// sd_encr_device
module sd_encr_device (
    input wire clk,                     
    input wire rst,                     
    input wire start,                   
    input wire rw_flag,                 
    output wire done,                   
    output wire sd_clk,
    output wire sd_cs_n,
    output wire sd_mosi,
    input  wire sd_miso,
    input wire key_rw,                  
    input wire key_sel,                 
    input wire [511:0] key_data_in,     
    output wire [511:0] key_data_out    
);
    wire sd_ready;
    wire sd_read_ready;
    wire sd_write_data_ready;
    wire [511:0] sd_data_in;
    wire [511:0] sd_data_out;
    reg xor_start;
    wire xor_done;
    wire [511:0] xor_sd_data_in;
    wire xor_sd_data_valid;
    wire xor_sd_ready;
    wire [511:0] xor_sd_data_out;
    wire reg_file_rw;
    wire reg_file_sel;
    wire [511:0] reg_file_data_out;
    reg sd_write_trigger;
    SD_Controller u_sd_controller (
        .clk              (clk),
  ...
make LEC_CHECK=0 ABC_AREA=0 CAP_MARGIN=20 CELL_PAD_IN_SITES_GLOBAL_PLACEMENT=0 CORE_MARGIN=2 CORE_UTILIZATION=69 CTS_CLUSTER_DIAMETER=40 CTS_CLUSTER_SIZE=31 MIN_ROUTING_LAYER=met1 PLACE_DENSITY_LB_ADDON=0.0 SETUP_SLACK_MARGIN=0.97 SLEW_MARGIN=20 finish   # period 4.28 ns
run.sh (not shown) runs the stock make flow with config.mk's settings and CLKGATE_MAP_FILE=.
Then changed:
==> flow/config.mk (replaced) <==
export PLATFORM = sky130hd
export DESIGN_NAME = sd_encr_device
export DESIGN_NICKNAME = sd_encr_device
export VERILOG_FILES = /design/flow/design.v
export SDC_FILE = /design/flow/constraint.sdc
export NUM_CORES = 4
export LEC_CHECK = 0
export CAP_MARGIN = 20
export CORE_MARGIN = 2
export CORE_UTILIZATION = 58
export SETUP_SLACK_MARGIN = -0.57
export SLEW_MARGIN = 20
export TNS_END_PERCENT = 5
==> flow/constraint.sdc (replaced) <==
create_clock -name core_clock -period 8.11 [get_ports {clk}]
set_input_delay 1.6220 -clock core_clock [delete_from_list [all_inputs] [get_ports {clk}]]
set_output_delay 1.6220 -clock core_clock [all_outputs]
set_load 0.01 [all_outputs]
Outcome:
- critical path depth increases by 5
- area after synthesis is unchanged
- count of clock-buffer cells in the layout grows by 86
- maximum frequency fell by 40%
- first-iteration DRC count fell by 19%
- total power came out lower by 51%
- synthesized cell count does not change
- final area goes down by 2.7%
- non-clock buffer count decreases by 144


Starting RTL as in the previous note.
==> flow/config.mk <==
export PLATFORM = sky130hd
export DESIGN_NAME = sd_encr_device
export DESIGN_NICKNAME = sd_encr_device
export VERILOG_FILES = /design/flow/design.v
export SDC_FILE = /design/flow/constraint.sdc
export NUM_CORES = 4
export LEC_CHECK = 0
export CAP_MARGIN = 40
export CELL_PAD_IN_SITES_DETAIL_PLACEMENT = 2
export CORE_MARGIN = 2
export CORE_UTILIZATION = 40
export CTS_CLUSTER_SIZE = 15
export GPL_TIMING_DRIVEN = 0
export MAX_ROUTING_LAYER = met4
export MIN_ROUTING_LAYER = met1
export PLACE_DENSITY_LB_ADDON = 0.17
export SETUP_SLACK_MARGIN = -1.0
export SLEW_MARGIN = 5
export TNS_END_PERCENT = 85
==> flow/constraint.sdc <==
create_clock -name core_clock -period 10.0 [get_ports {clk}]
set_input_delay 2.0000 -clock core_clock [delete_from_list [all_inputs] [get_ports {clk}]]
set_output_delay 2.0000 -clock core_clock [all_outputs]
set_load 0.01 [all_outputs]
Change:
CAP_MARGIN = 20   (was 40)
CELL_PAD_IN_SITES_DETAIL_PLACEMENT = unset   (was 2)
CORE_UTILIZATION = 58   (was 40)
CTS_CLUSTER_SIZE = unset   (was 15)
GPL_TIMING_DRIVEN = unset   (was 0)
MAX_ROUTING_LAYER = unset   (was met4)
MIN_ROUTING_LAYER = unset   (was met1)
PLACE_DENSITY_LB_ADDON = unset   (was 0.17)
SETUP_SLACK_MARGIN = -0.57   (was -1.0)
SLEW_MARGIN = 20   (was 5)
TNS_END_PERCENT = unset   (was 85)
clock period = 5.77 ns   (was 10.0 ns; I/O delays follow)
Register-to-register slack loses 3.6 ns.
Cell count falls by about 13%.
Critical path depth falls by 3.
Die area went down by about 30%.
Change:
CORE_UTILIZATION = 57   (was 58)
SETUP_SLACK_MARGIN = unset   (was -0.57)
clock period = 4.41 ns   (was 5.77 ns; I/O delays follow)
Power grows by 30%.
Maximum frequency rises by 24%.
Wire length goes up by 2.1%.
Final cell count came out higher by 1.3%.
Global-route usage stays flat.
First-iteration DRC count came out higher by 1.5%.
Register-to-register slack degrades by 0.34 ns.
Setup slack degrades by 0.34 ns.
Die size rises by 1.7%.
Sequential share of layout area fell by 0.28 points.
Clock power grows by 30%.
Change:
CORE_UTILIZATION = 45   (was 57)
PLACE_DENSITY_LB_ADDON = 0.2   (was unset)
SETUP_SLACK_MARGIN = 0.18   (was unset)
clock period = 7.04 ns   (was 4.41 ns; I/O delays follow)
Result: The new run went through all stages and came out clean. Utilization goes down by 15 points. Power goes down by well over a third. Global-route usage goes down by 5.9 points.
Change:
CORE_UTILIZATION = 72   (was 45)
CTS_CLUSTER_SIZE = 14   (was unset)
PLACE_DENSITY_LB_ADDON = 0.0   (was 0.2)
SETUP_SLACK_MARGIN = 1.11   (was 0.18)
clock period = 3.91 ns   (was 7.04 ns; I/O delays follow)
Routed wire length rises by 11%.
Clock-buffer cell count falls by 39.
Combinational power rises by 99%.
Hold slack loses 0.17 ns.
Sequential power rises by 80%.
Maximum frequency rises by 66%.
Change:
ABC_AREA = 0   (was unset)
CELL_PAD_IN_SITES_GLOBAL_PLACEMENT = 0   (was unset)
CTS_CLUSTER_DIAMETER = 40   (was unset)
CTS_CLUSTER_SIZE = 57   (was 14)
MIN_ROUTING_LAYER = met1   (was unset)
SETUP_SLACK_MARGIN = 1.12   (was 1.11)
Outcome: The changed run finished with max-capacitance violations, max-slew violations left; wire length rose by roughly a tenth; die area is unchanged; global-route usage rose by 2.6 points; fmax fell by a few percent; clock skew rose by 0.017 ns; final cell count rose slightly.
Power figures rest on the tool's default switching activity, not on a simulated workload.
